==> design/flow/design.v <==
`timescale 1ns / 1ps
module ALU_ACC(
    input         clk,
    input         rst_n,
    input         C8,     
    input         C9,     
    input         C13,    
    input         C15,    
    input         C16,    
    input         C17,    
    input         C18,    
    input         C19,    
    input         C20,    
    input         C21,    
    input  [15:0] BR_out,
    output [15:0] ALU_out,
    output reg [3:0] ALUflags  
    );
    reg [15:0] ACC;
    assign ALU_out = ACC;
    wire signed [15:0] sACC = ACC;
    wire signed [15:0] sBR  = BR_out;
    wire signed [31:0] prod = sACC * sBR;
    wire [16:0] sum  = {1'b0, ACC} + {1'b0, BR_out};
    wire [16:0] diff = {1'b0, ACC} - {1'b0, BR_out};
    wire [15:0] quot = (BR_out == 16'b0) ? 16'hFFFF : ACC / BR_out;
    reg  [15:0] res;
    always @(*) begin
        if (C17)      res = ACC >> 1;
        else if (C18) res = ACC << 1;
        else if (C19) res = ACC & BR_out;
        else if (C20) res = ACC | BR_out;
        else          res = ~ACC;
    end
    always @(posedge clk or negedge rst_n) begin
        if (!rst_n) begin
            ACC      <= 16'b0;
            ALUflags <= 4'b0;
        end
        else begin
            if (C8) begin
                ACC      <= 16'b0;
                ALUflags <= {1'b1, 3'b0};
            end
            else if (C9) begin
                ACC <= sum[15:0];
                ALUflags[3] <= (sum[15:0] == 16'b0);
                ALUflags[2] <= sum[16];
                ALUflags[1] <= (ACC[15] == BR_out[15]) && (sum[15] != ACC[15]);
                ALUflags[0] <= sum[15];
            end
            else if (C13) begin
                ACC <= diff[15:0];
                ALUflags[3] <= (diff[15:0] == 16'b0);
                ALUflags[2] <= (ACC < BR_out);
                ALUflags[1] <= (ACC[15] != BR_out[15]) && (diff[15] != ACC[15]);
                ALUflags[0] <= diff[15];
            end
            else if (C15) begin
                ACC <= prod[15:0];
                ALUflags[3] <= (prod[15:0] == 16'b0);
                ALUflags[2] <= 1'b0;
                ALUflags[1] <= (prod[31:16] != {16{prod[15]}});
                ALUflags[0] <= prod[15];
            end
            else if (C16) begin
                ACC <= quot;
                ALUflags[3] <= (quot == 16'b0);
                ALUflags[2] <= 1'b0;
                ALUflags[1] <= 1'b0;
                ALUflags[0] <= quot[15];
            end
            else if (C17 | C18 | C19 | C20 | C21) begin
                ACC <= res;
                ALUflags[3] <= (res == 16'b0);
                ALUflags[2] <= 1'b0;
                ALUflags[1] <= 1'b0;
                ALUflags[0] <= res[15];
            end
        end
    end
endmodule
`timescale 1ns / 1ps
    module BR(
    input clk,
    input rst_n,
    input C7,
    input [15:0] MBR_out,
    output [15:0] BR_out
    );
    reg [15:0] BRr;
    assign BR_out = BRr;
    always@(posedge clk or negedge rst_n) begin
        if(!rst_n) begin
            BRr <= 16'b0;
        end
        else begin
            if(C7) begin
                BRr <= MBR_out;  
            end
            else begin
                BRr <= BRr;
            end
        end
    end
endmodule
`timescale 1ns / 1ps
module IR(
    input clk,
    input rst_n,
    input C4,
    input [15:0] MBR_out,
    output [7:0] IR_out
    );
    reg [7:0] IRr;
    assign IR_out = IRr;
    always@(posedge clk or negedge rst_n) begin
        if(!rst_n) begin
            IRr <= 8'b0;
        end
        else begin
            if(C4) begin
                IRr <= MBR_out[15:8];
            end
            else begin
                IRr <= IRr;
            end
        end
    end
endmodule
`timescale 1ns / 1ps
module MAR(
    input clk,
    input rst_n,
    input C5,
    input C10,
    input [15:0] MBR_out,
    input [7:0] PC_out,
    output [7:0] MAR_out_memory
    );
    reg [7:0] MARr;
    assign MAR_out_memory = MARr;
    always@(posedge clk or negedge rst_n) begin
        if(!rst_n) begin
            MARr <= 8'b0;
        end
        else begin
            if(C5) begin
                MARr <= MBR_out[7:0];
            end
            else if(C10) begin
                MARr <= PC_out;
            end
            else begin
                MARr <= MARr;
            end
        end
    end
endmodule
`timescale 1ns / 1ps
module MBR(
    input clk,
    input rst_n,
    input C3,
    input C11,
    input C12,
    input [15:0] ALU_out,
    input [15:0] MBR_in_memory,
    output [15:0] MBR_out,
    output reg [15:0] MBR_out_memory
    );
    reg [15:0] MBRr;
    assign MBR_out = MBRr;
    always@(posedge clk or negedge rst_n) begin
        if(!rst_n) begin
            MBRr <= 16'b0;
        end
        else begin
            if(C3) begin
                MBRr <= MBR_in_memory;
            end
            else if(C12) begin
                MBRr <= ALU_out;
            end
            else begin
                MBRr <= MBRr;
            end
            if(C11) begin
                MBR_out_memory <= MBRr;
            end
        end
    end
endmodule
`timescale 1ns / 1ps
module PC(
    input clk,
    input rst_n,
    input C6,
    input C14,
    input [15:0] MBR_out,
    output [7:0] PC_out
    );
    reg [7:0] PCr;
    assign PC_out = PCr;
    always@(posedge clk or negedge rst_n) begin
        if(!rst_n) begin
            PCr <= 8'b0;
        end
        else begin
            if(C14) begin
                PCr <= MBR_out[15:8];  
            end
            else if(C6) begin
                PCr <= PCr + 1'b1;  
            end
            else begin
                PCr <= PCr;
            end
        end
    end
endmodule
`timescale 1ns / 1ps
module bitcruncher_dp(
    input         clk,
    input         rst_n,
    input  [21:0] ctrl,             
    input  [15:0] MBR_in_memory,
    output [7:0]  MAR_out_memory,
    output [15:0] MBR_out_memory,
    output [7:0]  IR_out,
    output [3:0]  ALUflags
    );
    wire [21:0] Control_Signals = ctrl;
    wire [15:0] MBR_out;
    wire [15:0] BR_out;
    wire [15:0] ALU_out;
    wire [7:0]  PC_out;
    MAR u_MAR(
    .clk     ( clk     ),
    .rst_n   ( rst_n   ),
    .C5      ( Control_Signals[5]  ),
    .C10     ( Control_Signals[10] ),
    .MBR_out ( MBR_out ),
    .PC_out  ( PC_out  ),
    .MAR_out_memory ( MAR_out_memory )
    );
    MBR u_MBR(
    .clk           ( clk           ),
    .rst_n         ( rst_n         ),
    .C3            ( Control_Signals[3]  ),
    .C11           ( Control_Signals[11] ),
    .C12           ( Control_Signals[12] ),
    .ALU_out       ( ALU_out       ),
    .MBR_in_memory ( MBR_in_memory ),
    .MBR_out       ( MBR_out       ),
    .MBR_out_memory ( MBR_out_memory )
    );
    ALU_ACC u_ALU_ACC(
    .clk     ( clk     ),
    .rst_n   ( rst_n   ),
    .C8      ( Control_Signals[8]  ),
    .C9      ( Control_Signals[9]  ),
    .C13     ( Control_Signals[13] ),
    .C15     ( Control_Signals[15] ),
    .C16     ( Control_Signals[16] ),
    .C17     ( Control_Signals[17] ),
    .C18     ( Control_Signals[18] ),
    .C19     ( Control_Signals[19] ),
    .C20     ( Control_Signals[20] ),
    .C21     ( Control_Signals[21] ),
    .BR_out  ( BR_out  ),
    .ALU_out ( ALU_out ),
    .ALUflags ( ALUflags )
    );
    PC u_PC(
    .clk     ( clk     ),
    .rst_n   ( rst_n   ),
    .C6      ( Control_Signals[6]  ),
    .C14     ( Control_Signals[14] ),
    .MBR_out ( MBR_out ),
    .PC_out  ( PC_out  )
    );
    IR u_IR(
    .clk     ( clk     ),
    .rst_n   ( rst_n   ),
    .C4      ( Control_Signals[4] ),
    .MBR_out ( MBR_out ),
    .IR_out  ( IR_out  )
    );
    BR u_BR(
    .clk     ( clk     ),
    .rst_n   ( rst_n   ),
    .C7      ( Control_Signals[7] ),
    .MBR_out ( MBR_out ),
    .BR_out  ( BR_out  )
    );
endmodule
==> design/flow/run.sh <==
#!/bin/bash
# the make line also repeats each setting of config.mk as NAME=value (left out here)
make -C /OpenROAD-flow-scripts/flow DESIGN_CONFIG=/design/flow/config.mk WORK_HOME=/design/flow/orfs CLKGATE_MAP_FILE= finish
==> design/flow/config.mk <==
export PLATFORM = sky130hd
export DESIGN_NAME = bitcruncher_dp
export DESIGN_NICKNAME = bitcruncher_dp
export VERILOG_FILES = /design/flow/design.v
export SDC_FILE = /design/flow/constraint.sdc
export NUM_CORES = 4
export LEC_CHECK = 0
export CAP_MARGIN = 20
export CORE_MARGIN = 2
export CORE_UTILIZATION = 64
export SLEW_MARGIN = 20
==> design/flow/constraint.sdc <==
create_clock -name core_clock -period 32.7 [get_ports {clk}]
set_input_delay 6.5400 -clock core_clock [delete_from_list [all_inputs] [get_ports {clk}]]
set_output_delay 6.5400 -clock core_clock [all_outputs]
set_load 0.01 [all_outputs]
==> flow_metrics.tcl, run 1 <==
# implementation run metrics
set metrics [dict create \
    min_period_ns 30.88 \
    dieArea_um2 37500 \
    slew_violations 0 \
    setup_ws_ns 1.82 \
    fin_crit_sh 0.944 \
    edf_count 16 \
    wl_um 74600 \
    netlist_instances 2850 \
    cpMaxStageDelayCell "o21ai_1" \
    max_slew_margin 0.256 \
    dp_hpwl_um 57700 \
    synth_area_per_cell_um2 8.08 \
    yosys.area_share.simple 0.170 \
    first_iter_violations 2302 \
    final_area_um2 24700 \
    grt_max_degree 77 \
    drc 0 \
    ff_latch_area_um2 2360 \
    ys_sh_mux 0.0389 \
    die_w_um 194 \
    clkLatencyLatePin_ns 0.35 \
    antenna_found_initial 3 \
    timing.rr.start "u_BR.BRr[14]" \
    whs_endpoint "u_IR.IRr[2]" \
    cp.arrival_ns 31.17 \
    ys_chip_area_um2 23000 \
    ff_type "dfrtp_1" \
    crit_fanout 21 \
    fin_nets 3433 \
    fill_cells 2925 \
    core_um2 35500 \
    endpoint_kind "flop" \
    top_cells_by_count "inv_1 (377), nor2_1 (306), nand2_1 (280)" \
    vias 21500 \
    dpl_cell_area_um2 24300 \
    logic_area_um2 18800 \
    die_h_um 194 \
    crit_cells 124 \
    io_pins 76 \
    cpMostUsedCell "ha_1" \
    grt_overflow 0 \
    cts-root-buf "clkbuf_16" \
    numCtsBuffers 9 \
    yosys-top-cells-area "fa_1 (23%), ha_1 (15%), dfrtp_1 (8.2%)" \
    synth_area_um2 23000 \
    cap_viol_max_count 0 \
    clock_skew_ns 0.0101 \
    htreeDepth 3 \
    path_clk_slew_ns 0.07 \
    portBuffers 72 \
    yosys_cells 2850 \
    ys.warnings.count 6 \
    async_flop_share 0.824 \
    cts.sinks 91 \
    min-delay-start "u_IR.IRr[2]" \
    crit_family "AND-OR/OR-AND gates" \
    ys_ff 91 \
    r2r_end "u_ALU_ACC.ALUflags[3]" \
    cp-start-kind "flop" \
    synthXorXnorAreaFrac 0.0438 \
    post-route-util 0.696 \
    hold_viol 0 \
    hold_depth 1 \
    r2r_slack_ns 1.82 \
    place.gp.congestion 1.02 \
    place_ws_ns 0.933 \
    worstSetupStartpoint "u_BR.BRr[14]" \
    yosys.area_share.aoi 0.183 \
    warnings 68 \
    synth_top_cell_by_count "inv_1" \
    crit_end "u_ALU_ACC.ALUflags[3]" \
    slowest_delay_ns 0.61 \
    grt_pass1_vias 21600 \
    fmax_ghz 0.0324 \
    grt_pass1_wl_um 118000 \
    tns_ns 0 \
    synth.top_cell.area_share 0.230 \
    rr_worst_depth 124 \
    clock_path_buffers 2 \
    synthAdderAreaFrac 0.377 \
    synth_nets 3425 \
    fp-utilization 0.649 \
    worst_pin_slew_ns 1.11 \
    yosys.cell_types.count 92 \
    worstSetupPathType "reg2reg" \
    cts_tree "built" \
    first_pass_iters 6 \
    row_count 69 \
    routedWlPerCell_um 22.4 \
    ant_nets 0 \
    postSynthSeqShare 0.102 \
    required_ns 32.99 \
    crit_buf_inv 3 \
    top_area_cell "fa_1" \
    track_usage 0.402 \
    synthToLayoutAreaGrowth_pct 7.30 \
    top_logic_kind "adder cells" \
    status "no timing/DRC/antenna violations" \
    hp-class "reg2reg" \
    setup_viol 0 \
    via_per_inst 6.47 \
]
==> per-layer routing <==
metal | routed length, um | track usage | vias to the layer above
met3 | 8280 | 0.0861 | 227
li1 | - | - | 9694
met5 | 22 | 0 | -
met2 | 32800 | 0.624 | 1225
met4 | 3630 | 0.172 | 4
met1 | 29900 | 0.545 | 10400
==> stage by stage <==
| step | instances | hold slack, ns |
|---|---|---|
| after floorplan | 2850 | 0.467 |
| after CTS | 3321 | 0.510 |
| after global placement | 3305 | 0.490 |
| after global routing | 3325 | 0.524 |
| final | 3325 | 0.512 |
| after detailed placement | 3305 | 0.496 |
==> area by class of cell <==
cell class,instances,area share
Inverter,387,0.0588
Multi-Input combinational cell,2237,0.761
Clock inverter,5,0.00258
Antenna cell,1,0.000101
Tap cell,461,0.0234
Timing Repair Buffer,132,0.0478
Sequential cell,91,0.0955
Clock buffer,11,0.0107
==> timing repair <==
action                     CTS  global route
setup endpoints to repair    0             3
setup buffers                0             3
resized                      0            19
hold buffers                 0             0
==> run 2, diff against run 1 <==
Settings changed: CAP_MARGIN 20 to 5, CELL_PAD_IN_SITES_GLOBAL_PLACEMENT set to 1, CORE_ASPECT_RATIO set to 0.86, CORE_MARGIN 2 to 8, CORE_UTILIZATION 64 to 40, CTS_CLUSTER_DIAMETER set to 336, SLEW_MARGIN 20 to 40, TNS_END_PERCENT set to 85.
Clock period 32.7 ns to 40.0 ns, I/O delays scaled along.
==> run 2 against run 1 <==
Effect of this change: clock-buffer cell count up 1; final area rose by 0.67%; critical endpoint unchanged; cell count grew 8.3%; clock skew rose by 0.0047 ns; synthesized cell count unchanged; still clean; die area up 75%; non-clock buffer count fell by 11; sequential share of layout area down 0.063 points; setup slack gained 3.4 ns; critical path type unchanged; highest routed layer unchanged.
==> flow_metrics.tcl, run 2 <==
# implementation run metrics
set metrics [dict create \
    first_pass_iters 6 \
    min-delay-start "u_IR.IRr[7]" \
    cts-root-buf "clkbuf_16" \
    ys_sh_mux 0.0389 \
    wl_um 86900 \
    slew_violations 0 \
    cts.sinks 91 \
    tns_ns 0 \
    ant_nets 0 \
    ys_ff 91 \
    first_iter_violations 2040 \
    crit_cells 122 \
    synthToLayoutAreaGrowth_pct 8.02 \
    place.gp.congestion 0.907 \
    cap_viol_max_count 0 \
    dp_hpwl_um 66700 \
    cpMostUsedCell "ha_1" \
    synthAdderAreaFrac 0.377 \
    netlist_instances 2850 \
    grt_pass1_wl_um 131000 \
    grt_pass1_vias 20500 \
    top_usage_layer "met1" \
    edf_count 16 \
    clock_skew_ns 0.0148 \
    track_usage 0.266 \
    io_pins 76 \
    drc 0 \
    ff_type "dfrtp_1" \
    cp-start-kind "flop" \
    synth_nets 3425 \
    via_per_inst 5.78 \
    cp.arrival_ns 35.04 \
    synth_area_per_cell_um2 8.08 \
    routedWlPerCell_um 24.1 \
    max_slew_margin 0.382 \
    crit_family "AND-OR/OR-AND gates" \
    worstSetupStartpoint "u_ALU_ACC.ACC[3]" \
    fmax_ghz 0.0288 \
    core_um2 56900 \
    r2r_slack_ns 5.24 \
    vias 20800 \
    grt_overflow 0 \
    grt_setup_unrepaired "false" \
    timing.rr.start "u_ALU_ACC.ACC[3]" \
    cts_setup_buffers 0 \
    top_cells_by_count "inv_1 (377), nor2_1 (306), nand2_1 (280)" \
    rr_worst_depth 122 \
    postSynthSeqShare 0.102 \
    die_w_um 275 \
    required_ns 40.27 \
    hold_depth 1 \
    grt_use_met1 0.397 \
    numCtsBuffers 9 \
    yosys_cells 2850 \
    yosys-top-cells-area "fa_1 (23%), ha_1 (15%), dfrtp_1 (8.2%)" \
    htreeDepth 3 \
    ctsHoldBuffers 0 \
    setup_ws_ns 5.24 \
    worstSetupPathType "reg2reg" \
    die_h_um 238 \
    hp-class "reg2reg" \
    crit_end "u_ALU_ACC.ALUflags[3]" \
    fp-utilization 0.405 \
    grt_max_degree 77 \
    logic_area_um2 18700 \
    cts_resized 0 \
    async_flop_share 0.824 \
    ys.warnings.count 6 \
    dieArea_um2 65500 \
    crit_fanout 21 \
    endpoint_kind "flop" \
    yosys.area_share.simple 0.170 \
    row_count 81 \
    min_period_ns 34.76 \
    met2_usage 0.396 \
    crit_buf_inv 2 \
    clock_path_buffers 2 \
    r2r_end "u_ALU_ACC.ALUflags[3]" \
    grt_util_met3 0.0463 \
    ff_latch_area_um2 2360 \
    whs_endpoint "u_IR.IRr[7]" \
    status "no timing/DRC/antenna violations" \
    fin_crit_sh 0.869 \
    synth.top_cell.area_share 0.230 \
    worst_pin_slew_ns 0.923 \
    synth_top_cell_by_count "inv_1" \
    fin_nets 3422 \
    hold_viol 0 \
    cpMaxStageDelayCell "or4_1" \
    yosys.area_share.aoi 0.183 \
    setup_viol 0 \
    yosys.cell_types.count 92 \
    ys_chip_area_um2 23000 \
    path_clk_slew_ns 0.07 \
    slowest_delay_ns 0.77 \
    top_area_cell "fa_1" \
    warnings 66 \
    clkLatencyLatePin_ns 0.34 \
    place_ws_ns 5.93 \
    synthXorXnorAreaFrac 0.0438 \
    fill_cells 5795 \
    cts_tree "built" \
    synth_area_um2 23000 \
    antenna_found_initial 4 \
    top_logic_kind "adder cells" \
    portBuffers 72 \
]
## run 2: cell type report
| type | count | area share |
|---|---|---|
| Clock inverter | 4 | 0.00126 |
| Clock buffer | 12 | 0.0108 |
| Inverter | 387 | 0.0584 |
| Multi-Input combinational cell | 2237 | 0.754 |
| Antenna cell | 2 | 0.000201 |
| Sequential cell | 91 | 0.0948 |
| Timing Repair Buffer | 121 | 0.0432 |
| Tap cell | 747 | 0.0376 |
## run 2: through the flow
step / cells / utilization / cell area, um2 / hold WS, ns
2_1_floorplan: 2850 / - / 23000 / 0.467
3_3_place_gp: 3583 / 0.432 / 24500 / 0.491
3_5_place_dp: 3583 / 0.432 / 24600 / 0.501
4_1_cts: 3599 / 0.437 / 24900 / 0.515
5_1_grt: 3600 / 0.437 / 24900 / 0.525
6_report: 3601 / 0.437 / 24900 / 0.511
## run 2: layer usage
metal,wire length (um),vias up
met5,13,-
met4,1980,2
met3,6480,76
met2,36600,696
li1,-,9688
met1,41800,10400
==> run 3, diff against run 2 <==
Settings changed: CAP_MARGIN 5 to 40, CELL_PAD_IN_SITES_GLOBAL_PLACEMENT 1 to not set, CORE_ASPECT_RATIO 0.86 to not set, CORE_MARGIN 8 to 2, CORE_UTILIZATION 40 to 66, CTS_CLUSTER_DIAMETER 336 to 366, CTS_CLUSTER_SIZE set to 21, GPL_ROUTABILITY_DRIVEN set to 1, SETUP_SLACK_MARGIN set to 3.35, SLEW_MARGIN 40 to 20, TNS_END_PERCENT 85 to 75.
Clock period 40.0 ns to 23.8 ns, I/O delays scaled along.
==> run 3 against run 2 <==
Effect of this change: the run now fails in global routing (5_1_grt); synthesized cell count is the same; area after synthesis stayed put; die area fell by 44%.
==> flow_metrics.tcl, run 3 <==
# implementation run metrics
set metrics [dict create \
    synth_top_cell_by_count "inv_1" \
    portBuffers 72 \
    yosys_cells 2850 \
    ys.warnings.count 6 \
    die_h_um 191 \
    synth_area_um2 23000 \
    lastStage "global routing (5_1_grt)" \
    place.gp.congestion 1.04 \
    top_logic_kind "adder cells" \
    postSynthSeqShare 0.102 \
    yosys-top-cells-area "fa_1 (23%), ha_1 (15%), dfrtp_1 (8.2%)" \
    synth_nets 3425 \
    cts-root-buf "clkbuf_16" \
    cts.sinks 91 \
    yosys.area_share.aoi 0.183 \
    dp_hpwl_um 68600 \
    core_um2 34500 \
    yosys.area_share.simple 0.170 \
    edf_count 16 \
    async_flop_share 0.824 \
    status "aborted with a tool error" \
    numCtsBuffers 9 \
    grt_overflow 4 \
    ctsHoldBuffers 0 \
    synth.top_cell.area_share 0.230 \
    fp-utilization 0.668 \
    ys_chip_area_um2 23000 \
    ff_type "dfrtp_1" \
    clock_path_buffers 2 \
    place_ws_ns -2.90 \
    htreeDepth 3 \
    firstError "[ERROR GRT-0232] Routing congestion too high. Check the congestion heatmap in the GUI." \
    ys_sh_mux 0.0389 \
    synthXorXnorAreaFrac 0.0438 \
    ys_ff 91 \
    dieArea_um2 36400 \
    yosys.cell_types.count 92 \
    io_pins 76 \
    top_area_cell "fa_1" \
    netlist_instances 2850 \
    synth_area_per_cell_um2 8.08 \
    synthAdderAreaFrac 0.377 \
    track_usage 0.743 \
    row_count 68 \
    die_w_um 191 \
    top_cells_by_count "inv_1 (377), nor2_1 (306), nand2_1 (280)" \
]
[run 3: timing repair]
action / CTS
setup buffers: 91
pin swaps: 135
resized: 129
gates cloned: 2
setup endpoints to repair: 5
[run 3: layer usage]
metal,GRT overflow,GRT usage
met5,0,0.245
met4,2,0.696
met3,0,0.591
met2,2,0.930
met1,0,0.743
[run 3: through the flow]
stage / instance area, um2 / utilization / cells / hold slack [ns]
2_1_floorplan: 23500 / - / 2850 / 0.467
3_3_place_gp: 27300 / 0.793 / 3657 / 0.492
3_5_place_dp: 27400 / 0.795 / 3661 / 0.495
4_1_cts: 29100 / 0.844 / 3770 / 0.524
==> run 4, diff against run 3 <==
Settings changed: CAP_MARGIN 40 to 20, CORE_UTILIZATION 66 to 70, CTS_CLUSTER_DIAMETER 366 to not set, CTS_CLUSTER_SIZE 21 to not set, GPL_ROUTABILITY_DRIVEN 1 to not set, SETUP_SLACK_MARGIN 3.35 to -1.28, TNS_END_PERCENT 75 to not set.
Clock period 23.8 ns to 16.0 ns, I/O delays scaled along.
==> run 4 against run 3 <==
Effect of this change: the flow again stops in global routing (5_1_grt); synthesized cell count unchanged; die area shrank 5.6%; area after synthesis is the same.
==> flow_metrics.tcl, run 4 <==
# implementation run metrics
set metrics [dict create \
    status "aborted with a tool error" \
    lastStage "global routing (5_1_grt)" \
    firstError "[ERROR GRT-0232] Routing congestion too high. Check the congestion heatmap in the GUI." \
    ctsHoldBuffers 0 \
    htreeDepth 3 \
    row_count 66 \
    yosys.area_share.simple 0.170 \
    ys_ff 91 \
    top_cells_by_count "inv_1 (377), nor2_1 (306), nand2_1 (280)" \
    async_flop_share 0.824 \
    dp_hpwl_um 69600 \
    synthAdderAreaFrac 0.377 \
    netlist_instances 2850 \
    synthXorXnorAreaFrac 0.0438 \
    synth.top_cell.area_share 0.230 \
    synth_nets 3425 \
    ff_type "dfrtp_1" \
    cts.sinks 91 \
    ys.warnings.count 6 \
    yosys-top-cells-area "fa_1 (23%), ha_1 (15%), dfrtp_1 (8.2%)" \
    portBuffers 72 \
    die_h_um 185 \
    synth_area_per_cell_um2 8.08 \
    top_area_cell "fa_1" \
    ys_chip_area_um2 23000 \
    yosys.area_share.aoi 0.183 \
    place.gp.congestion 1.11 \
    dieArea_um2 34400 \
    fp-utilization 0.709 \
    synth_top_cell_by_count "inv_1" \
    io_pins 76 \
    edf_count 16 \
    grt_overflow 986 \
    cts-root-buf "clkbuf_16" \
    die_w_um 185 \
    synth_area_um2 23000 \
    top_logic_kind "adder cells" \
    track_usage 0.942 \
    place_ws_ns -10.16 \
    ys_sh_mux 0.0389 \
    numCtsBuffers 9 \
    yosys_cells 2850 \
    core_um2 32500 \
    clock_path_buffers 2 \
    postSynthSeqShare 0.102 \
    yosys.cell_types.count 92 \
]
==> run 4: repair_timing <==
action | in CTS
endpoints found under the setup margin | 6
buffers inserted | 125
pin swaps | 127
cloned | 1
resized | 142
==> run 4: routing by layer <==
| metal | GRT usage | GRT overflow |
|---|---|---|
| met2 | 1.06 | 529 |
| met4 | 1.01 | 272 |
| met5 | 0.667 | 19 |
| met1 | 0.898 | 78 |
| met3 | 0.855 | 88 |
==> run 4: stage by stage <==
stage / cells / area (um2) / setup TNS, ns
2_1_floorplan: 2850 / 23500 / -36.81
4_1_cts: 3816 / 29500 / -34.49
3_5_place_dp: 3682 / 27600 / -42.33
3_3_place_gp: 3682 / 27600 / -33.79
==> run 5, diff against run 4 <==
Settings changed: ABC_AREA set to 1, CORE_ASPECT_RATIO set to 0.5, CORE_UTILIZATION 70 to 48, CTS_CLUSTER_DIAMETER set to 107, CTS_CLUSTER_SIZE set to 97, GPL_ROUTABILITY_DRIVEN set to 0, HOLD_SLACK_MARGIN set to 0.27, PLACE_DENSITY set to 0.42, SETUP_SLACK_MARGIN -1.28 to not set, TNS_END_PERCENT set to 15.
Clock period 16.0 ns to 40.0 ns, I/O delays scaled along.
==> run 5 against run 4 <==
Effect of this change: now clean on timing, DRC and antenna; die area is 51% higher; synthesized cell count is 18% higher; area after synthesis is 4.3% higher.
==> flow_metrics.tcl, run 5 <==
# implementation run metrics
set metrics [dict create \
    cts_setup_buffers 0 \
    first_pass_iters 5 \
    clock_path_buffers 2 \
    fmax_ghz 0.0334 \
    grt_max_degree 48 \
    netlist_instances 3362 \
    grt_pass1_vias 21700 \
    grt_pass1_wl_um 124000 \
    hold_viol 0 \
    top_logic_kind "adder cells" \
    ctsHoldBuffers 0 \
    hold_depth 1 \
    synth.top_cell.area_share 0.220 \
    ys_chip_area_um2 24000 \
    fin_crit_sh 0.748 \
    synth_area_um2 24000 \
    worstSetupStartpoint "u_BR.BRr[12]" \
    tns_ns 0 \
    endpoint_kind "flop" \
    r2r_slack_ns 10.06 \
    crit_cells 158 \
    dieArea_um2 52000 \
    slew_violations 0 \
    antenna_found_initial 1 \
    status "no timing/DRC/antenna violations" \
    fp-utilization 0.490 \
    ff_type "dfrtp_1" \
    synthXorXnorAreaFrac 0.0504 \
    cap_viol_max_count 0 \
    numCtsBuffers 9 \
    final_area_um2 25600 \
    synthToLayoutAreaGrowth_pct 6.63 \
    vias 22100 \
    yosys.area_share.aoi 0.125 \
    dpl_cell_area_um2 25300 \
    crit_fanout 22 \
    htreeDepth 3 \
    cts.sinks 91 \
    cp.arrival_ns 30.24 \
    yosys.area_share.simple 0.227 \
    postSynthSeqShare 0.0981 \
    wl_um 80000 \
    fill_cells 5036 \
    die_h_um 162 \
    worst_pin_slew_ns 1.04 \
    hp-class "reg2reg" \
    top_area_cell "fa_1" \
    yosys-top-cells-area "fa_1 (22%), ha_1 (14%), nand2_1 (12%)" \
    async_flop_share 0.824 \
    ys_sh_mux 0.00370 \
    first_iter_violations 1961 \
    grt_setup_unrepaired "false" \
    crit_buf_inv 21 \
    edf_count 16 \
    warnings 68 \
    ys.warnings.count 6 \
    cpMaxStageDelayCell "dfrtp_1" \
    io_pins 76 \
    fin_nets 3936 \
    synth_top_cell_by_count "nand2_1" \
    cts_resized 0 \
    timing.rr.start "u_BR.BRr[12]" \
    crit_end "u_ALU_ACC.ALUflags[3]" \
    synth_area_per_cell_um2 7.15 \
    dp_hpwl_um 63300 \
    r2r_end "u_ALU_ACC.ALUflags[3]" \
    slowest_delay_ns 0.73 \
    required_ns 40.31 \
    cts_tree "built" \
    portBuffers 72 \
    path_clk_slew_ns 0.08 \
    synthAdderAreaFrac 0.361 \
    clock_skew_ns 0.0140 \
    ys_ff 91 \
    max_slew_margin 0.307 \
    yosys.cell_types.count 62 \
    die_w_um 320 \
    routedWlPerCell_um 19.9 \
    rr_worst_depth 158 \
    cts-root-buf "clkbuf_16" \
    clkLatencyLatePin_ns 0.37 \
    via_per_inst 5.50 \
    top_cells_by_count "nand2_1 (762), inv_1 (689), ha_1 (271)" \
    crit_family "simple AND/OR/NAND/NOR gates" \
    synth_nets 3937 \
    core_um2 49000 \
    whs_endpoint "u_IR.IRr[7]" \
    min_period_ns 29.94 \
    drc 0 \
    row_count 57 \
    worstSetupPathType "reg2reg" \
    min-delay-start "u_IR.IRr[7]" \
    yosys_cells 3362 \
    cp-start-kind "flop" \
    cpMostUsedCell "nand2_1" \
    ant_nets 0 \
    track_usage 0.311 \
    grt_overflow 0 \
    setup_viol 0 \
]
==> run 5: per-stage QoR <==
| stage | setup slack, ns | utilization | hold WS, ns | cells |
|---|---|---|---|---|
| finish | 10.06 | 0.523 | 0.510 | 4016 |
| CTS | 10.36 | 0.523 | 0.513 | 4015 |
| floorplan | 18.19 | - | 0.468 | 3362 |
| global route | 7.22 | 0.523 | 0.545 | 4015 |
| global placement | 10.65 | 0.516 | 0.489 | 3999 |
| detailed placement | 10.45 | 0.516 | 0.496 | 3999 |
==> run 5: cell type report <==
cell class | count | area, um2 | area share
flip-flops and latches | 91 | 2360 | 0.0921
diodes | 1 | 2.50 | 0.0000977
multi-input cells | 2437 | 18400 | 0.719
repair buffers | 115 | 1040 | 0.0406
inverters | 707 | 2670 | 0.104
clock inverters | 7 | 81.3 | 0.00318
well taps | 649 | 812 | 0.0317
clock buffers | 9 | 225 | 0.00879
==> run 5: layer usage <==
layer,part of all wire,routed length [um],global-route usage
met5,0,0,0
met4,0.028,2240,0.0881
met3,0.070,5610,0.0335
met2,0.43,34700,0.495
met1,0.47,37500,0.449
==> run 6, diff against run 5 <==
Settings changed: ABC_AREA 1 to not set, CAP_MARGIN 20 to 40, CORE_ASPECT_RATIO 0.5 to not set, CORE_UTILIZATION 48 to 66, CTS_CLUSTER_DIAMETER 107 to not set, CTS_CLUSTER_SIZE 97 to 20, GPL_ROUTABILITY_DRIVEN 0 to 1, HOLD_SLACK_MARGIN 0.27 to not set, PLACE_DENSITY 0.42 to not set, SETUP_SLACK_MARGIN set to -1.54, TNS_END_PERCENT 15 to 75.
Clock period 40.0 ns to 20.8 ns, I/O delays scaled along.
==> run 6 against run 5 <==
Effect of this change: now fails the layout checks on setup timing; highest routed layer is now met5; non-clock buffer count up 507; area after synthesis down 4.2%; via count up 24%; routed wire length up 34%; global-route usage up 23 points; clock-buffer cell count up 1; sequential cell count unchanged; largest cell class unchanged; clock skew down 0.0028 ns; register-to-register slack worse by 17 ns.
==> flow_metrics.tcl, run 6 <==
# implementation run metrics
set metrics [dict create \
    cts-root-buf "clkbuf_16" \
    grt_setup_unrepaired "true" \
    first_iter_violations 4371 \
    dp_hpwl_um 69400 \
    routedWlPerCell_um 28.1 \
    slew_violations 0 \
    cap_viol_max_count 0 \
    ys_chip_area_um2 23000 \
    final_cells 3819 \
    hold_viol 0 \
    via_per_inst 7.16 \
    worstSetupStartpoint "u_BR.BRr[8]" \
    final_area_um2 29800 \
    failed_checks "setup timing" \
    min_period_ns 27.24 \
    ys_sh_mux 0.0389 \
    crit_family "AND-OR/OR-AND gates" \
    fin_nets 3925 \
    clock_path_buffers 2 \
    die_h_um 191 \
    cts_tree "built" \
    ctsHoldBuffers 0 \
    hp-class "reg2reg" \
    warnings 72 \
    core_um2 34500 \
    io_pins 76 \
    timing.rr.start "u_BR.BRr[8]" \
    synthToLayoutAreaGrowth_pct 29.3 \
    clock_skew_ns 0.0112 \
    worstSetupPathType "reg2reg" \
    fin_crit_sh 1.31 \
    cpMaxStageDelayCell "nor3_1" \
    vias 27400 \
    max_slew_margin 0.361 \
    track_usage 0.538 \
    r2r_slack_ns -6.44 \
    numCtsBuffers 9 \
    fill_cells 1652 \
    drc 0 \
    row_count 68 \
    routed.top_layer "met5" \
    setup_ws_ns -6.44 \
    rr_worst_depth 133 \
    grt_overflow 0 \
    top_cells_by_count "inv_1 (377), nor2_1 (306), nand2_1 (280)" \
    antenna_found_initial 10 \
    cp.arrival_ns 27.52 \
    wl_met2_um 44500 \
    crit_cells 133 \
    yosys-top-cells-area "fa_1 (23%), ha_1 (15%), dfrtp_1 (8.2%)" \
    synth_area_per_cell_um2 8.08 \
    crit_buf_inv 14 \
    place_inst 3694 \
    synthXorXnorAreaFrac 0.0438 \
    whs_endpoint "u_IR.IRr[1]" \
    yosys.area_share.aoi 0.183 \
    crit_end "u_ALU_ACC.ALUflags[3]" \
    top_area_cell "fa_1" \
    tns_ns -20.78 \
    setup_viol 5 \
    postSynthSeqShare 0.102 \
    grt_max_degree 41 \
    hold-worst-slack_ns 0.515 \
    worst_pin_slew_ns 0.957 \
    place.gp.congestion 1.06 \
    netlist_instances 2850 \
    status "failed layout checks" \
    synth_area_um2 23000 \
    required_ns 21.09 \
    min-delay-start "u_IR.IRr[1]" \
    hold_depth 1 \
    slowest_delay_ns 0.45 \
    dieArea_um2 36400 \
    wl_um 107000 \
    yosys.cell_types.count 92 \
    cpMostUsedCell "o21a_1" \
    edf_count 16 \
    crit_fanout 8 \
    ant_nets 0 \
    yosys_cells 2850 \
    top_logic_kind "adder cells" \
    wl_met1_um 33300 \
    clkLatencyLatePin_ns 0.35 \
    path_clk_slew_ns 0.07 \
    ys_ff 91 \
    synthAdderAreaFrac 0.377 \
    async_flop_share 0.824 \
    portBuffers 72 \
    r2r_end "u_ALU_ACC.ALUflags[3]" \
    ys.warnings.count 6 \
    cp-start-kind "flop" \
    wl_met3_um 16400 \
    first_pass_iters 13 \
    synth.top_cell.area_share 0.230 \
    grt_pass1_vias 27100 \
    ff_type "dfrtp_1" \
    die_w_um 191 \
    fmax_ghz 0.0367 \
    grt_pass1_wl_um 147000 \
    yosys.area_share.simple 0.170 \
    endpoint_kind "flop" \
    synth_top_cell_by_count "inv_1" \
    cts.sinks 91 \
    htreeDepth 3 \
    fp-utilization 0.668 \
    dpl_cell_area_um2 27600 \
    synth_nets 3425 \
]
[run 6: cell type report]
type | instances | area (um2) | share of cell area
Tap cell | 455 | 569 | 0.0191
Multi-Input combinational cell | 2239 | 20100 | 0.676
Clock inverter | 5 | 38.8 | 0.00130
Sequential cell | 91 | 2360 | 0.0792
Clock buffer | 10 | 229 | 0.00769
Timing Repair Buffer | 622 | 4980 | 0.167
Antenna cell | 10 | 25.0 | 0.000841
Inverter | 387 | 1450 | 0.0488
[run 6: through the flow]
| stage | setup slack, ns | util |
|---|---|---|
| after floorplan | -4.29 | - |
| after global placement | -5.06 | 0.801 |
| after detailed placement | -6.16 | 0.802 |
| after CTS | -4.91 | 0.826 |
| after global routing | -7.23 | 0.863 |
| final | -6.44 | 0.864 |
[run 6: metal layers]
layer / track usage / vias up
li1: - / 10700
met1: 0.578 / 12600
met2: 0.814 / 2816
met3: 0.263 / 1274
met4: 0.404 / 8
met5: 0.0192 / -
[run 6: repair_timing]
| action | in CTS | in global routing |
|---|---|---|
| gates resized | 51 | 142 |
| gates cloned | 1 | 1 |
| endpoints found under the setup margin | 4 | 4 |
| setup buffers | 37 | 62 |
| pin swaps | 52 | 148 |
==> run 7, diff against run 6 <==
Settings changed: CAP_MARGIN 40 to 20, CELL_PAD_IN_SITES_DETAIL_PLACEMENT set to 0, CELL_PAD_IN_SITES_GLOBAL_PLACEMENT set to 1, CORE_MARGIN 2 to 10, CORE_UTILIZATION 66 to 19, CTS_CLUSTER_DIAMETER set to 325, CTS_CLUSTER_SIZE 20 to not set, GPL_ROUTABILITY_DRIVEN 1 to 0, GPL_TIMING_DRIVEN set to 0, MAX_ROUTING_LAYER set to met4, MIN_ROUTING_LAYER set to met1, PLACE_DENSITY_LB_ADDON set to 0.2, SETUP_SLACK_MARGIN -1.54 to 1.52, SLEW_MARGIN 20 to 40, TNS_END_PERCENT 75 to not set.
Clock period 20.8 ns to 32.0 ns, I/O delays scaled along.
==> run 7 against run 6 <==
Effect of this change: now clean on timing, DRC and antenna; sequential cell count unchanged; global-route usage is 38 points lower; cell count grew 20%; routed wire length is 3.8% lower; sequential share of layout area rose by 0.73 points; clock skew decreased by 0.00051 ns; critical endpoint is now u_ALU_ACC.ACC[0]; highest routed layer is now met4.
==> flow_metrics.tcl, run 7 <==
# implementation run metrics
set metrics [dict create \
    status "no timing/DRC/antenna violations" \
    cpMaxStageDelayCell "or4_4" \
    min-delay-start "u_IR.IRr[0]" \
    grt_pass1_vias 21600 \
    dieArea_um2 135000 \
    dp_hpwl_um 83900 \
    cts_tree "built" \
    ff_type "dfrtp_1" \
    yosys.area_share.simple 0.170 \
    grt_pass1_wl_um 152000 \
    crit_fanout 10 \
    r2r_end "u_ALU_ACC.ACC[0]" \
    die_w_um 368 \
    edf_count 16 \
    yosys_cells 2850 \
    fmax_ghz 0.0345 \
    core_um2 120000 \
    required_ns 32.29 \
    top_logic_kind "adder cells" \
    synth_area_per_cell_um2 8.08 \
    clock_path_buffers 2 \
    antenna_found_initial 7 \
    synthXorXnorAreaFrac 0.0438 \
    crit_family "AND-OR/OR-AND gates" \
    hp-class "reg2reg" \
    final_area_um2 27300 \
    whs_endpoint "u_IR.IRr[0]" \
    worstSetupStartpoint "u_ALU_ACC.ACC[2]" \
    via_per_inst 4.60 \
    ys_chip_area_um2 23000 \
    async_flop_share 0.824 \
    first_pass_iters 5 \
    die_h_um 368 \
    hold_depth 1 \
    grt_overflow 0 \
    cpMostUsedCell "ha_1" \
    ys_sh_mux 0.0389 \
    synthAdderAreaFrac 0.377 \
    endpoint_kind "flop" \
    ys.warnings.count 6 \
    fp-utilization 0.192 \
    cts.sinks 91 \
    r2r_slack_ns 3.03 \
    crit_end "u_ALU_ACC.ACC[0]" \
    routedWlPerCell_um 22.4 \
    fin_nets 3556 \
    final_cells 4600 \
    top_area_cell "fa_1" \
    min_period_ns 28.97 \
    max_slew_margin 0.404 \
    numCtsBuffers 9 \
    yosys-top-cells-area "fa_1 (23%), ha_1 (15%), dfrtp_1 (8.2%)" \
    grt_setup_unrepaired "false" \
    clkLatencyLatePin_ns 0.38 \
    synthToLayoutAreaGrowth_pct 18.6 \
    drc 0 \
    post-route-util 0.227 \
    top_cells_by_count "inv_1 (377), nor2_1 (306), nand2_1 (280)" \
    cts-root-buf "clkbuf_16" \
    crit_buf_inv 12 \
    io_pins 76 \
    first_iter_violations 1416 \
    worstSetupPathType "reg2reg" \
    slowest_delay_ns 0.65 \
    place_inst 4537 \
    path_clk_slew_ns 0.07 \
    synth_nets 3425 \
    vias 21200 \
    ys_ff 91 \
    setup_ws_ns 3.03 \
    cp-start-kind "flop" \
    grt_max_degree 45 \
    fin_crit_sh 0.905 \
    clock_skew_ns 0.0107 \
    dpl_cell_area_um2 26000 \
    cp.arrival_ns 29.26 \
    cap_viol_max_count 0 \
    place_ws_ns -4.82 \
    wl_um 103000 \
    synth_area_um2 23000 \
    warnings 66 \
    htreeDepth 3 \
    synth_top_cell_by_count "inv_1" \
    postSynthSeqShare 0.102 \
    row_count 127 \
    ant_nets 0 \
    timing.rr.start "u_ALU_ACC.ACC[2]" \
    synth.top_cell.area_share 0.230 \
    track_usage 0.153 \
    worst_pin_slew_ns 0.894 \
    hold_viol 0 \
    rr_worst_depth 129 \
    yosys.area_share.aoi 0.183 \
    slew_violations 0 \
    portBuffers 63 \
    setup_viol 0 \
    netlist_instances 2850 \
    yosys.cell_types.count 92 \
    crit_cells 129 \
]
-- run 7: area by class of cell --
class	instances	area, um2
Antenna cell	2	5.00
Inverter	387	1460
Clock inverter	4	55.1
Buffer	135	653
Tap cell	1612	2020
Multi-Input combinational cell	2237	19300
Fill cell	13500	92800
Clock buffer	12	268
Timing Repair Buffer	120	1230
Sequential cell	91	2360
-- run 7: what timing repair did --
item	in CTS	in global routing
pin swaps	18	27
setup endpoints to repair	4	2
resized	92	67
buffers inserted	24	20
cloned	0	1
hold buffers	0	0
-- run 7: metrics by stage --
step	hold WS (ns)	setup TNS, ns
5_1_grt	0.539	0
2_1_floorplan	0.467	0
3_3_place_gp	0.492	-22.57
3_5_place_dp	0.494	-11.69
4_1_cts	0.511	0
6_report	0.512	0
-- run 7: routing by layer --
metal  share of wire  wire length [um]  global-route usage
met5               0                 0                   -
met1            0.49             50400               0.214
met3           0.039              4020              0.0138
met2            0.46             47000               0.242
met4           0.018              1820              0.0250
==> run 8, diff against run 7 <==
Settings changed: CELL_PAD_IN_SITES_DETAIL_PLACEMENT 0 to not set, CELL_PAD_IN_SITES_GLOBAL_PLACEMENT 1 to not set, CORE_MARGIN 10 to 2, CORE_UTILIZATION 19 to 70, CTS_CLUSTER_DIAMETER 325 to not set, GPL_ROUTABILITY_DRIVEN 0 to not set, GPL_TIMING_DRIVEN 0 to not set, MAX_ROUTING_LAYER met4 to not set, MIN_ROUTING_LAYER met1 to not set, PLACE_DENSITY_LB_ADDON 0.2 to not set, SETUP_SLACK_MARGIN 1.52 to 4.33, SLEW_MARGIN 40 to 20.
Clock period 32.0 ns to 16.5 ns, I/O delays scaled along.
==> run 8 against run 7 <==
Effect of this change: area after synthesis is the same; synthesized cell count unchanged; the flow now stops in global routing (5_1_grt); die area shrank 75%.
==> flow_metrics.tcl, run 8 <==
# implementation run metrics
set metrics [dict create \
    status "aborted with a tool error" \
    lastStage "global routing (5_1_grt)" \
    firstError "[ERROR GRT-0232] Routing congestion too high. Check the congestion heatmap in the GUI." \
    ys.warnings.count 6 \
    top_logic_kind "adder cells" \
    grt_overflow 580 \
    netlist_instances 2850 \
    top_cells_by_count "inv_1 (377), nor2_1 (306), nand2_1 (280)" \
    yosys-top-cells-area "fa_1 (23%), ha_1 (15%), dfrtp_1 (8.2%)" \
    synth_area_um2 23000 \
    ys_chip_area_um2 23000 \
    io_pins 76 \
    dp_hpwl_um 69700 \
    portBuffers 72 \
    ff_type "dfrtp_1" \
    synth_area_per_cell_um2 8.08 \
    dieArea_um2 34400 \
    synthAdderAreaFrac 0.377 \
    synth.top_cell.area_share 0.230 \
    top_area_cell "fa_1" \
    htreeDepth 3 \
    numCtsBuffers 9 \
    row_count 66 \
    place.gp.congestion 1.11 \
    die_h_um 185 \
    async_flop_share 0.824 \
    cts-root-buf "clkbuf_16" \
    synth_top_cell_by_count "inv_1" \
    track_usage 0.900 \
    dpl_cell_area_um2 27600 \
    fp-utilization 0.709 \
    ys_sh_mux 0.0389 \
    die_w_um 185 \
    synth_nets 3425 \
    ys_ff 91 \
    yosys_cells 2850 \
    yosys.cell_types.count 92 \
    postSynthSeqShare 0.102 \
    synthXorXnorAreaFrac 0.0438 \
    ctsHoldBuffers 0 \
    clock_path_buffers 2 \
    edf_count 16 \
    cts.sinks 91 \
    yosys.area_share.simple 0.170 \
    yosys.area_share.aoi 0.183 \
    core_um2 32500 \
]
## run 8: repair_timing
action,4_1_cts
setup buffers,86
pin swaps,118
endpoints found under the setup margin,9
gates resized,121
## run 8: metal layers
layer,GRT usage,overflow
met1,0.873,42
met3,0.800,51
met2,1.02,300
met4,0.941,179
met5,0.610,8
## run 8: stage by stage
step	instances	hold slack, ns	setup slack [ns]
3_5_place_dp	3675	0.510	-9.56
4_1_cts	3777	0.523	-8.49
3_3_place_gp	3675	0.491	-8.21
2_1_floorplan	2850	0.467	-8.58
==> run 9, diff against run 8 <==
Settings changed: ABC_AREA set to 1, CORE_UTILIZATION 70 to 72, CTS_CLUSTER_DIAMETER set to 206, MAX_ROUTING_LAYER set to met4, PLACE_DENSITY_LB_ADDON set to 0.01, SETUP_SLACK_MARGIN 4.33 to 3.96, TNS_END_PERCENT set to 5.
Clock period 16.5 ns to 27.0 ns, I/O delays scaled along.
==> run 9 against run 8 <==
Effect of this change: the flow again stops in global routing (5_1_grt); die area rose by 1.4%; synthesized cell count is 18% higher; area after synthesis up 4.3%.
==> flow_metrics.tcl, run 9 <==
# implementation run metrics
set metrics [dict create \
    status "aborted with a tool error" \
    lastStage "global routing (5_1_grt)" \
    firstError "[ERROR GRT-0232] Routing congestion too high. Check the congestion heatmap in the GUI." \
    ys_ff 91 \
    clock_path_buffers 2 \
    ctsHoldBuffers 0 \
    cts.sinks 91 \
    ff_type "dfrtp_1" \
    numCtsBuffers 9 \
    top_area_cell "fa_1" \
    cts-root-buf "clkbuf_16" \
    fp-utilization 0.735 \
    ys.warnings.count 6 \
    die_w_um 187 \
    ys_sh_mux 0.00370 \
    synth_area_um2 24000 \
    yosys.cell_types.count 62 \
    netlist_instances 3362 \
    dieArea_um2 34800 \
    synth_nets 3937 \
    synth.top_cell.area_share 0.220 \
    async_flop_share 0.824 \
    yosys_cells 3362 \
    edf_count 16 \
    die_h_um 187 \
    yosys.area_share.simple 0.227 \
    top_cells_by_count "nand2_1 (762), inv_1 (689), ha_1 (271)" \
    synth_top_cell_by_count "nand2_1" \
    track_usage 0.874 \
    io_pins 76 \
    top_logic_kind "adder cells" \
    dpl_cell_area_um2 25400 \
    row_count 66 \
    yosys.area_share.aoi 0.125 \
    ys_chip_area_um2 24000 \
    portBuffers 72 \
    yosys-top-cells-area "fa_1 (22%), ha_1 (14%), nand2_1 (12%)" \
    place_ws_ns 0.548 \
    grt_overflow 514 \
    core_um2 32700 \
    htreeDepth 3 \
    postSynthSeqShare 0.0981 \
    synth_area_per_cell_um2 7.15 \
    synthAdderAreaFrac 0.361 \
    place.gp.congestion 1.04 \
    dp_hpwl_um 62900 \
    synthXorXnorAreaFrac 0.0504 \
]
run 9: what timing repair did:
action                                  4_1_cts
buffers inserted                             56
endpoints found under the setup margin        4
cloned                                        5
gates resized                               141
pin swaps                                    65
run 9: per-layer routing:
metal / track usage / overflow
met1: 0.869 / 70
met2: 1.00 / 289
met3: 0.727 / 50
met4: 0.851 / 105
met5: - / -
run 9: stage by stage:
step | hold slack [ns] | utilization | std cells
4_1_cts | 0.513 | 0.821 | 3922
2_1_floorplan | 0.468 | - | 3362
3_5_place_dp | 0.493 | 0.778 | 3845
3_3_place_gp | 0.490 | 0.778 | 3845
==> run 10, diff against run 9 <==
Settings changed: ABC_AREA 1 to not set, CTS_CLUSTER_DIAMETER 206 to not set, MAX_ROUTING_LAYER met4 to not set, PLACE_DENSITY_LB_ADDON 0.01 to not set, SETUP_SLACK_MARGIN 3.96 to 4.95, TNS_END_PERCENT 5 to not set.
Clock period 27.0 ns to 16.7 ns, I/O delays scaled along.
==> run 10 against run 9 <==
Effect of this change: the run again fails in global routing (5_1_grt); synthesized cell count decreased by 15%; die area fell by 4.1%; area after synthesis shrank 4.2%.
==> flow_metrics.tcl, run 10 <==
# implementation run metrics
set metrics [dict create \
    status "aborted with a tool error" \
    lastStage "global routing (5_1_grt)" \
    firstError "[ERROR GRT-0232] Routing congestion too high. Check the congestion heatmap in the GUI." \
    yosys.area_share.aoi 0.183 \
    ys_sh_mux 0.0389 \
    dieArea_um2 33400 \
    synth_top_cell_by_count "inv_1" \
    portBuffers 72 \
    top_cells_by_count "inv_1 (377), nor2_1 (306), nand2_1 (280)" \
    top_area_cell "fa_1" \
    yosys-top-cells-area "fa_1 (23%), ha_1 (15%), dfrtp_1 (8.2%)" \
    synthXorXnorAreaFrac 0.0438 \
    dpl_cell_area_um2 27500 \
    track_usage 0.971 \
    cts-root-buf "clkbuf_16" \
    ys_chip_area_um2 23000 \
    yosys.area_share.simple 0.170 \
    dp_hpwl_um 68500 \
    fp-utilization 0.730 \
    netlist_instances 2850 \
    ys.warnings.count 6 \
    die_w_um 183 \
    cts.sinks 91 \
    synth.top_cell.area_share 0.230 \
    yosys.cell_types.count 92 \
    row_count 65 \
    core_um2 31600 \
    io_pins 76 \
    synth_area_um2 23000 \
    async_flop_share 0.824 \
    ctsHoldBuffers 0 \
    top_logic_kind "adder cells" \
    synthAdderAreaFrac 0.377 \
    yosys_cells 2850 \
    place.gp.congestion 1.15 \
    synth_area_per_cell_um2 8.08 \
    ys_ff 91 \
    die_h_um 183 \
    edf_count 16 \
    ff_type "dfrtp_1" \
    grt_overflow 1381 \
    numCtsBuffers 9 \
    htreeDepth 3 \
    synth_nets 3425 \
    postSynthSeqShare 0.102 \
    clock_path_buffers 2 \
]
-- run 10: metrics by stage --
step | utilization | hold slack, ns | std cells | worst slack (ns)
after floorplan | - | 0.467 | 2850 | -8.38
after global placement | 0.873 | 0.491 | 3638 | -7.71
after detailed placement | 0.873 | 0.495 | 3638 | -9.18
after CTS | 0.923 | 0.510 | 3739 | -8.12
-- run 10: metal layers --
layer  GRT overflow  track usage
met5             21        0.735
met4            359         1.06
met3             79        0.854
met2            827         1.11
met1             95        0.911
-- run 10: repair_timing --
action | in CTS
buffers inserted | 84
pin swaps | 86
endpoints found under the setup margin | 9
resized | 126
cloned | 1
==> run 11, diff against run 10 <==
Settings changed: CORE_UTILIZATION 72 to 65, SETUP_SLACK_MARGIN 4.95 to not set, TNS_END_PERCENT set to 5.
Clock period 16.7 ns to 27.0 ns, I/O delays scaled along.
==> run 11 against run 10 <==
Effect of this change: now fails the layout checks on setup timing; die area grew 11%; synthesized cell count is the same; area after synthesis is the same.
==> flow_metrics.tcl, run 11 <==
# implementation run metrics
set metrics [dict create \
    crit_cells 128 \
    grt_setup_unrepaired "true" \
    fin_crit_sh 1.07 \
    cp.arrival_ns 29.14 \
    fp-utilization 0.663 \
    yosys.area_share.simple 0.170 \
    wl_um 102000 \
    post-route-util 0.834 \
    yosys.area_share.aoi 0.183 \
    synthXorXnorAreaFrac 0.0438 \
    path_clk_slew_ns 0.08 \
    via_per_inst 7.04 \
    synthToLayoutAreaGrowth_pct 25.8 \
    ctsHoldBuffers 0 \
    synthAdderAreaFrac 0.377 \
    ff_type "dfrtp_1" \
    crit_end "u_ALU_ACC.ALUflags[3]" \
    fill_cells 1930 \
    die_h_um 192 \
    status "failed layout checks" \
    numCtsBuffers 9 \
    first_iter_violations 3988 \
    dieArea_um2 36900 \
    worstSetupStartpoint "u_BR.BRr[14]" \
    dp_hpwl_um 68000 \
    htreeDepth 3 \
    rr_worst_depth 128 \
    synth_area_um2 23000 \
    grt_pass1_wl_um 138000 \
    cpMostUsedCell "buf_4" \
    crit_fanout 6 \
    postSynthSeqShare 0.102 \
    grt_use_met1 0.608 \
    row_count 68 \
    cts.sinks 91 \
    cpMaxStageDelayCell "nor2b_2" \
    hp-class "reg2reg" \
    max_slew_margin 0.258 \
    place_ws_ns -1.73 \
    worst_pin_slew_ns 1.11 \
    cp-start-kind "flop" \
    min_period_ns 28.83 \
    ys_ff 91 \
    synth_nets 3425 \
    top_area_cell "fa_1" \
    die_w_um 192 \
    slowest_delay_ns 0.48 \
    io_pins 76 \
    drc 0 \
    clock_path_buffers 2 \
    yosys-top-cells-area "fa_1 (23%), ha_1 (15%), dfrtp_1 (8.2%)" \
    grt_pass1_vias 25400 \
    whs_endpoint "u_IR.IRr[2]" \
    top_cells_by_count "inv_1 (377), nor2_1 (306), nand2_1 (280)" \
    netlist_instances 2850 \
    cts-root-buf "clkbuf_16" \
    cts_tree "built" \
    warnings 69 \
    met2_usage 0.751 \
    async_flop_share 0.824 \
    hold_viol 0 \
    required_ns 27.31 \
    first_pass_iters 12 \
    antenna_found_initial 9 \
    ys_chip_area_um2 23000 \
    synth_top_cell_by_count "inv_1" \
    worstSetupPathType "reg2reg" \
    crit_buf_inv 14 \
    synth_area_per_cell_um2 8.08 \
    ys.warnings.count 6 \
    clock_skew_ns 0.0132 \
    core_um2 34700 \
    hold_depth 1 \
    failed_checks "setup timing" \
    ant_nets 0 \
    clkLatencyLatePin_ns 0.37 \
    hold-worst-slack_ns 0.510 \
    place.gp.congestion 1.02 \
    grt_util_met3 0.146 \
    cap_viol_max_count 0 \
    ys_sh_mux 0.0389 \
    portBuffers 72 \
    min-delay-start "u_IR.IRr[2]" \
    vias 26400 \
    endpoint_kind "flop" \
    crit_family "AND-OR/OR-AND gates" \
    routedWlPerCell_um 27.1 \
    fin_nets 3860 \
    yosys_cells 2850 \
    grt_max_degree 77 \
    yosys.cell_types.count 92 \
    fmax_ghz 0.0347 \
    top_logic_kind "adder cells" \
    synth.top_cell.area_share 0.230 \
    slew_violations 0 \
    edf_count 16 \
    setup_ws_ns -1.83 \
    timing.rr.start "u_BR.BRr[14]" \
    r2r_slack_ns -1.83 \
    setup_viol 3 \
    top_usage_layer "met2" \
    track_usage 0.492 \
    grt_overflow 0 \
    r2r_end "u_ALU_ACC.ALUflags[3]" \
]
[run 11: repair_timing]
action / CTS / global route
setup endpoints to repair: 3 / 3
pin swaps: 22 / 106
resized: 48 / 172
setup buffers: 25 / 54
gates cloned: 1 / 2
[run 11: metrics by stage]
stage	cell area, um2	TNS, ns	cells
3_3_place_gp	26900	-1.69	3647
6_report	29000	-3.79	3754
4_1_cts	27500	0	3689
3_5_place_dp	26900	-2.97	3647
5_1_grt	28900	-5.51	3748
2_1_floorplan	23000	0	2850
[run 11: per-layer routing]
layer  up-vias  wire (um)
li1      10600          -
met1     12300      33700
met2      2569      42100
met3       993      15400
met4         2      10400
met5         -         16
[run 11: cell type report]
class,count,area [um2],area share
Antenna cell,9,22.5,0.000778
Timing Repair Buffer,557,4420,0.153
Tap cell,455,569,0.0197
Clock buffer,9,225,0.00778
Sequential cell,91,2360,0.0814
Clock inverter,7,80.1,0.00277
Multi-Input combinational cell,2239,19800,0.685
Inverter,387,1450,0.0502
==> run 12, diff against run 11 <==
Settings changed: CAP_MARGIN 20 to 25, CELL_PAD_IN_SITES_DETAIL_PLACEMENT set to 2, CORE_ASPECT_RATIO set to 1.43, CORE_UTILIZATION 65 to 49, CTS_CLUSTER_DIAMETER set to 56, MAX_ROUTING_LAYER set to met5, MIN_ROUTING_LAYER set to met1, PLACE_DENSITY_LB_ADDON set to 0.15, SETUP_SLACK_MARGIN set to 5.0, SLEW_MARGIN 20 to 15, TNS_END_PERCENT 5 to not set.
Clock period 27.0 ns to 21.2 ns, I/O delays scaled along.
==> run 12 against run 11 <==
Effect of this change: the flow now stops in detailed placement (3_5_place_dp); die area grew 32%; area after synthesis did not move; synthesized cell count unchanged.
==> flow_metrics.tcl, run 12 <==
# implementation run metrics
set metrics [dict create \
    portBuffers 72 \
    postSynthSeqShare 0.102 \
    die_w_um 185 \
    async_flop_share 0.824 \
    dieArea_um2 48800 \
    ys_sh_mux 0.0389 \
    fp-utilization 0.493 \
    ys_chip_area_um2 23000 \
    synth_area_um2 23000 \
    edf_count 16 \
    synth_nets 3425 \
    top_area_cell "fa_1" \
    synth_top_cell_by_count "inv_1" \
    netlist_instances 2850 \
    ys_ff 91 \
    top_cells_by_count "inv_1 (377), nor2_1 (306), nand2_1 (280)" \
    core_um2 46700 \
    synth_area_per_cell_um2 8.08 \
    yosys.cell_types.count 92 \
    lastStage "detailed placement (3_5_place_dp)" \
    place.gp.congestion 1.04 \
    ys.warnings.count 6 \
    status "aborted with a tool error" \
    yosys_cells 2850 \
    row_count 95 \
    yosys.area_share.aoi 0.183 \
    yosys.area_share.simple 0.170 \
    synth.top_cell.area_share 0.230 \
    synthXorXnorAreaFrac 0.0438 \
    top_logic_kind "adder cells" \
    firstError "[ERROR DPL-0033] detailed placement checks failed during check placement." \
    yosys-top-cells-area "fa_1 (23%), ha_1 (15%), dfrtp_1 (8.2%)" \
    synthAdderAreaFrac 0.377 \
    ff_type "dfrtp_1" \
    io_pins 76 \
    die_h_um 263 \
]
[run 12: through the flow]
stage                   instances  setup slack, ns  instance area [um2]
after global placement       3866            -4.45                27800
after floorplan              2850            -3.89                23500
==> run 13, diff against run 12 <==
Settings changed: ABC_AREA set to 1, CAP_MARGIN 25 to 20, CELL_PAD_IN_SITES_DETAIL_PLACEMENT 2 to not set, CORE_ASPECT_RATIO 1.43 to not set, CORE_UTILIZATION 49 to 71, CTS_CLUSTER_DIAMETER 56 to not set, MAX_ROUTING_LAYER met5 to not set, MIN_ROUTING_LAYER met1 to not set, PLACE_DENSITY_LB_ADDON 0.15 to not set, SETUP_SLACK_MARGIN 5.0 to not set, SLEW_MARGIN 15 to 20.
Clock period 21.2 ns to 49.5 ns, I/O delays scaled along.
==> run 13 against run 12 <==
Effect of this change: the run now finishes clean; die area fell by 28%; synthesized cell count rose by 18%; area after synthesis rose by 4.3%.
==> flow_metrics.tcl, run 13 <==
# implementation run metrics
set metrics [dict create \
    status "no timing/DRC/antenna violations" \
    synth_area_per_cell_um2 7.15 \
    fp-utilization 0.718 \
    yosys.area_share.aoi 0.125 \
    slowest_delay_ns 0.81 \
    vias 23300 \
    portBuffers 72 \
    ff_type "dfrtp_1" \
    edf_count 16 \
    crit_cells 154 \
    whs_endpoint "u_IR.IRr[3]" \
    htreeDepth 3 \
    clock_path_buffers 2 \
    rr_worst_depth 154 \
    numCtsBuffers 9 \
    die_w_um 188 \
    synth_area_um2 24000 \
    top_logic_kind "adder cells" \
    synthXorXnorAreaFrac 0.0504 \
    ctsHoldBuffers 0 \
    netlist_instances 3362 \
    cpMaxStageDelayCell "dfrtp_1" \
    drc 0 \
    fmax_ghz 0.0347 \
    ys_ff 91 \
    cts.sinks 91 \
    hold-worst-slack_ns 0.517 \
    max_slew_margin 0.253 \
    cpMostUsedCell "nand2_1" \
    cts_setup_buffers 0 \
    fill_cells 2523 \
    hold_viol 0 \
    synthToLayoutAreaGrowth_pct 5.50 \
    fin_crit_sh 0.582 \
    crit_end "u_ALU_ACC.ALUflags[3]" \
    dpl_cell_area_um2 25000 \
    cts_resized 0 \
    core_um2 33400 \
    synth_nets 3937 \
    first_iter_violations 2525 \
    cp-start-kind "flop" \
    via_per_inst 6.11 \
    final_area_um2 25300 \
    first_pass_iters 6 \
    antenna_found_initial 1 \
    min-delay-start "u_IR.IRr[3]" \
    ys_chip_area_um2 24000 \
    grt_overflow 0 \
    yosys-top-cells-area "fa_1 (22%), ha_1 (14%), nand2_1 (12%)" \
    cts_tree "built" \
    async_flop_share 0.824 \
    yosys_cells 3362 \
    setup_viol 0 \
    warnings 68 \
    io_pins 76 \
    post-route-util 0.758 \
    dieArea_um2 35300 \
    ant_nets 0 \
    slew_violations 0 \
    grt_setup_unrepaired "false" \
    die_h_um 188 \
    worst_pin_slew_ns 1.12 \
    top_cells_by_count "nand2_1 (762), inv_1 (689), ha_1 (271)" \
    min_period_ns 28.83 \
    grt_pass1_wl_um 120000 \
    hp-class "reg2reg" \
    hold_depth 1 \
    tns_ns 0 \
    ys_sh_mux 0.00370 \
    crit_family "simple AND/OR/NAND/NOR gates" \
    routedWlPerCell_um 19.9 \
    cp.arrival_ns 29.10 \
    endpoint_kind "flop" \
    place.gp.congestion 1.06 \
    worstSetupStartpoint "u_BR.BRr[11]" \
    synthAdderAreaFrac 0.361 \
    clock_skew_ns 0.0121 \
    synth_top_cell_by_count "nand2_1" \
    track_usage 0.433 \
    dp_hpwl_um 59600 \
    crit_fanout 22 \
    required_ns 49.78 \
    postSynthSeqShare 0.0981 \
    wl_um 75900 \
    top_area_cell "fa_1" \
    ys.warnings.count 6 \
    timing.rr.start "u_BR.BRr[11]" \
    row_count 67 \
    yosys.cell_types.count 62 \
    cts-root-buf "clkbuf_16" \
    yosys.area_share.simple 0.227 \
    r2r_slack_ns 20.67 \
    cap_viol_max_count 0 \
    clkLatencyLatePin_ns 0.35 \
    fin_nets 3931 \
    grt_max_degree 77 \
    synth.top_cell.area_share 0.220 \
    crit_buf_inv 16 \
    worstSetupPathType "reg2reg" \
    path_clk_slew_ns 0.08 \
    grt_pass1_vias 23100 \
    r2r_end "u_ALU_ACC.ALUflags[3]" \
]
run 13: layer usage:
metal / vias up / track usage / part of all wire
met4: 0 / 0.178 / 0.049
met1: 11000 / 0.579 / 0.39
met3: 290 / 0.0825 / 0.11
met2: 1369 / 0.694 / 0.45
met5: - / 0 / 0
li1: 10600 / - / -
run 13: final cells by class:
cell class,count,area (um2),share of cell area
Sequential cell,91,2360,0.0930
Tap cell,448,561,0.0221
Clock inverter,7,78.8,0.00311
Inverter,707,2670,0.105
Antenna cell,1,2.50,0.0000987
Timing Repair Buffer,110,1020,0.0404
Clock buffer,9,225,0.00889
Multi-Input combinational cell,2437,18400,0.727
run 13: stage by stage:
step,std cells,setup slack [ns]
global route,3809,18.39
floorplan,3362,27.69
finish,3810,20.67
detailed placement,3792,21.76
CTS,3808,21.62
global placement,3792,22.42
